==> flow/design.v <==
module calculator(
	input newkey,
	input [4:0] keycode,
	input clk,
	input rst,
	output reg [19:0] x,
	output reg led							 
	);
	localparam PLUS = 1'd0;					 
	localparam TIMES = 1'd1;				 
	localparam CLEAR20 = 20'd0;				 
	localparam CLEAR2 = 2'd0;				 
	localparam CLEAR1 = 1'd0;				 
	reg [19:0] y;
	reg op;
	reg [19:0] nextX;
	reg [19:0] nextY;
	reg nextOp;
	reg nextLED;
	reg [2:0] select;
	wire [19:0] sum;
	wire [19:0] product;
	wire [19:0] result;
	wire [19:0] ovp;						 
	wire ovs;								 
	always @ (posedge clk)
		begin
			if (rst)
				begin
					x <= CLEAR20;
					y <= CLEAR20;
					op <= CLEAR1;
					led <= CLEAR1;
				end
			else
				begin
					x <= nextX;
					y <= nextY;
					op <= nextOp;
					led <= nextLED;
				end
		end
  always @ (select, x, y, op, led, result, ovp, ovs, keycode)
		case(select)
			3'd0:						 
				begin
              		nextX = x;
					nextY = y;
					nextOp = op;
					nextLED = led;
				end
			3'd1:						 
				begin
              		nextX = CLEAR20;
					nextY = x;
					nextOp = PLUS;
					nextLED = CLEAR1;
				end
			3'd2:						 
				begin
              		nextX = CLEAR20;
					nextY = x;
					nextOp = TIMES;
					nextLED = CLEAR1;
				end
			3'd3:						 
				begin
              		nextX = result;
					nextY = y;
					nextOp = op;
					nextLED = op ? (ovp != 0) : ovs;
				end	
			3'd4:						 
				begin
              		nextX = CLEAR20;
					nextY = CLEAR20;
					nextOp = CLEAR1;				 
					nextLED = CLEAR1;
				end
			3'd7:						 
				begin
              		nextX = {x[15:0],keycode[3:0]};	 
					nextY = y;
					nextOp = op;
					nextLED = CLEAR1;
				end
			default:					 
				begin
              		nextX = x;
					nextY = y;
					nextOp = op;
					nextLED = led;
				end
		endcase
	always @ (newkey, keycode)
		begin
			if(!newkey)	select <= 3'd0;				 
			else if(keycode[4]) select <= 3'd7;		 
			else select <= keycode[2:0];			 
		end
	assign result = op ? product : sum;				 
	assign {ovp, product} = x * y;					 
	assign {ovs, sum} = x + y;						 
endmodule	
Settings: LEC_CHECK=0, CAP_MARGIN=20, CELL_PAD_IN_SITES_GLOBAL_PLACEMENT=1, CORE_MARGIN=4, CORE_UTILIZATION=40, GPL_ROUTABILITY_DRIVEN=0, PLACE_DENSITY_LB_ADDON=0.26, SLEW_MARGIN=20; clock period 10.3 ns.
run.sh (not shown) runs the stock make flow with config.mk's settings and CLKGATE_MAP_FILE=.
The baseline ran to the end with no violations.
Next try:
- CELL_PAD_IN_SITES_GLOBAL_PLACEMENT: 1 -> not set
- CORE_MARGIN: 4 -> 2
- CORE_UTILIZATION: 40 -> 72
- GPL_ROUTABILITY_DRIVEN: 0 -> not set
- PLACE_DENSITY: not set -> 0.35
- PLACE_DENSITY_LB_ADDON: 0.26 -> not set
- clock period: 10.3 -> 6.49 ns (I/O delays scaled with it)
- With this change the flow completed and failed the layout checks on negative setup slack
- total power climbs by well over a third
- routed wire length grows by a few percent
- clock-buffer cell count stays the same
Next try:
- PLACE_DENSITY: 0.35 -> not set
- clock period: 6.49 -> 12.2 ns (I/O delays scaled with it)
What happened:
- The changed run went through all stages and came out clean
- area after synthesis is unchanged
- final area shrinks by 11%
- wire length shrinks by 15%
- total power shrinks by 57%
- register-to-register slack improved by 4.8 ns
Next try:
- MAX_ROUTING_LAYER: not set -> met4
- PLACE_DENSITY: not set -> 0.79
- clock period: 12.2 -> 8.22 ns (I/O delays scaled with it)
Die area does not change.
Routed wire length goes up by 2.6%.
Power goes up by 57%.
Fmax goes up by 2.1%.
Worst setup slack gets worse by 3.8 ns.
First-iteration DRC count goes up by 27%.
Hold slack gets worse by 0.11 ns.
Sequential power goes up by 38%.
Design area goes up by 1.3%.
Area after synthesis does not change.
Cell count goes up by 1.3%.
Next try:
- CORE_UTILIZATION: 72 -> 17
- MAX_ROUTING_LAYER: met4 -> not set
- PLACE_DENSITY: 0.79 -> not set
- clock period: 8.22 -> 12.2 ns (I/O delays scaled with it)
=>
- The changed run produced a clean layout
- wire length grows by 1.8%
- final cell count rose by 46%
- total power shrinks by 35%
- final area came out higher by 6.7%
- clock power decreases by 41%

========
build 77:
RTL: the design.v shown in full above, as it stands there.
Settings: LEC_CHECK=0, CAP_MARGIN=20, CORE_ASPECT_RATIO=1.42, CORE_MARGIN=2, CORE_UTILIZATION=36, CTS_CLUSTER_DIAMETER=333, CTS_CLUSTER_SIZE=98, HOLD_SLACK_MARGIN=0.12, MAX_ROUTING_LAYER=met4, MIN_ROUTING_LAYER=met1, PLACE_DENSITY=0.35, SLEW_MARGIN=15, TNS_END_PERCENT=40; clock period 13.3 ns.
Build 77 | status: complete | timing, DRC, antenna: pass
What build 1 does differently from build 77 at the input level:
- swapping 36 for 72 in CORE_UTILIZATION
- swapping 98 for 75 in CTS_CLUSTER_SIZE
- clearing PLACE_DENSITY, which used to be 0.35
- putting ABC_AREA at 1 where nothing was set
- putting SETUP_SLACK_MARGIN at -0.32 where nothing was set
- putting GPL_ROUTABILITY_DRIVEN at 0 where nothing was set
- swapping 40 for 5 in TNS_END_PERCENT
[summary]
- Setup WNS build 77 -> build 1: better
- Delta (build 1 minus build 77): clock insertion delay at the later pin of the skew report neither gained nor lost much, fraction of the mapped netlist area in simple logic gates up 4.3 points.
- Build 1: done, clean on timing, DRC and antenna
- Count of inverters not on the clock network in the layout of build 1 exceeds that of build 77 by more than 100%.
Here is what was changed in the inputs of build 26 compared with build 1.
- ABC_AREA no longer set, was 1
- SETUP_SLACK_MARGIN now 3.1, was -0.32
- CTS_CLUSTER_SIZE now 98, was 75
- GPL_ROUTABILITY_DRIVEN no longer set, was 0
- TNS_END_PERCENT now 40, was 5
- CORE_UTILIZATION now 63, was 72
- PLACE_DENSITY now 0.55, previously not set
Results
- Compared to build 1, the router laid down less metal wire for build 26.
- Build 26: height of the chip 7 µm above build 1
- Delta (build 26 minus build 1): post-synth area from yosys stat now sits lower, count of cell instances traversed by the critical path now sits lower.
### build 26 -> build 59
- CORE_ASPECT_RATIO: 1.42 -> 0.5
- ABC_AREA: unset -> 1
- PLACE_DENSITY: 0.55 -> 0.35
Results
Delta (build 59 minus build 26): total internal power rose 16 µW, power rose about 15%. In the flow results for build 59 and build 26, the filler cell count is larger on build 59. Compared with build 26, peak fanout along the critical path in build 59 decreased by more than 10%. For the smallest hold slack, build 59 came in 25 ps higher than build 26 did. Build 59 against build 26: final-stage net count grew by about 26%; final setup slack of the worst path went up by 580 ps.

========
## v28
RTL: the design.v shown in full above, as it stands there.
make LEC_CHECK=0 ABC_AREA=1 CAP_MARGIN=20 CORE_ASPECT_RATIO=1.42 CORE_MARGIN=2 CORE_UTILIZATION=63 CTS_CLUSTER_DIAMETER=333 CTS_CLUSTER_SIZE=98 HOLD_SLACK_MARGIN=0.12 MAX_ROUTING_LAYER=met4 MIN_ROUTING_LAYER=met1 PLACE_DENSITY=0.35 SETUP_SLACK_MARGIN=0.05 SLEW_MARGIN=15 TNS_END_PERCENT=40 finish   # period 13.3 ns
Modified inputs, v22 compared to v28
# v28
export LEC_CHECK = 0
export ABC_AREA = 1
export CAP_MARGIN = 20
export CORE_ASPECT_RATIO = 1.42
export CORE_MARGIN = 2
export CORE_UTILIZATION = 63
export CTS_CLUSTER_DIAMETER = 333
export CTS_CLUSTER_SIZE = 98
export HOLD_SLACK_MARGIN = 0.12
export MAX_ROUTING_LAYER = met4
export MIN_ROUTING_LAYER = met1
export PLACE_DENSITY = 0.35
export SETUP_SLACK_MARGIN = 0.05
export SLEW_MARGIN = 15
export TNS_END_PERCENT = 40
create_clock -name core_clock -period 13.3 [get_ports {clk}]
# v22
export LEC_CHECK = 0
export CAP_MARGIN = 20
export CORE_ASPECT_RATIO = 1.42
export CORE_MARGIN = 6
export CORE_UTILIZATION = 45
export CTS_CLUSTER_DIAMETER = 333
export GPL_ROUTABILITY_DRIVEN = 0
export HOLD_SLACK_MARGIN = 0.12
export MAX_ROUTING_LAYER = met4
export MIN_ROUTING_LAYER = met1
export SETUP_SLACK_MARGIN = 3.1
export SLEW_MARGIN = 15
export TNS_END_PERCENT = 95
create_clock -name core_clock -period 13.3 [get_ports {clk}]
Findings:
v22: global router's overall resource usage 14 points below v28. On total global routing overflow, v28 and v22 are neck and neck. [compare] base=v28 new=v22: final area went down, clock share of power went up, area used by multi-input combinational logic went up, fraction of standard cell area in multi-input logic went up, net count of the mapped netlist went down. Post-layout total power for v22 is lower than for v28. Between v28 and v22, the first-iteration DRC count is higher for v28.
Here is what was changed in the inputs of v41 compared with v22.
# v22
export LEC_CHECK = 0
export CAP_MARGIN = 20
export CORE_ASPECT_RATIO = 1.42
export CORE_MARGIN = 6
export CORE_UTILIZATION = 45
export CTS_CLUSTER_DIAMETER = 333
export GPL_ROUTABILITY_DRIVEN = 0
export HOLD_SLACK_MARGIN = 0.12
export MAX_ROUTING_LAYER = met4
export MIN_ROUTING_LAYER = met1
export SETUP_SLACK_MARGIN = 3.1
export SLEW_MARGIN = 15
export TNS_END_PERCENT = 95
create_clock -name core_clock -period 13.3 [get_ports {clk}]
# v41
export LEC_CHECK = 0
export CAP_MARGIN = 20
export CORE_ASPECT_RATIO = 1.42
export CORE_MARGIN = 2
export CORE_UTILIZATION = 66
export CTS_CLUSTER_DIAMETER = 333
export HOLD_SLACK_MARGIN = -0.09
export MAX_ROUTING_LAYER = met4
export MIN_ROUTING_LAYER = met1
export SETUP_SLACK_MARGIN = 1.23
export SLEW_MARGIN = 15
export TNS_END_PERCENT = 40
create_clock -name core_clock -period 7.13 [get_ports {clk}]
==> results <==
- When the final numbers for v22 and v41 were put side by side, the combinational power share turned out to be smaller in v22.
- Per the comparison of v41 with v22, average via count per standard cell +0.45; die size -37%; worst setup slack fell 5190 ps; via count of the routed design +5.9%; buffer depth of the longest clock path closely matched the old numbers.
- Going from v22 to v41, share of the cycle needed by the critical path after routing grows by 36 points.
- Delta (v41 minus v22): total area of multi-input combinational cells went up about 3.4%; worst vdd rail ir drop went up 130%.
- On post-synthesis simple-gate area fraction, v22 and v41 are neck and neck.
- Looking at final-layout non-clock buffer area share, v41 sits 4.4 points higher than v22 does.
No activity file was given, so power comes from the tool's default toggle rates.
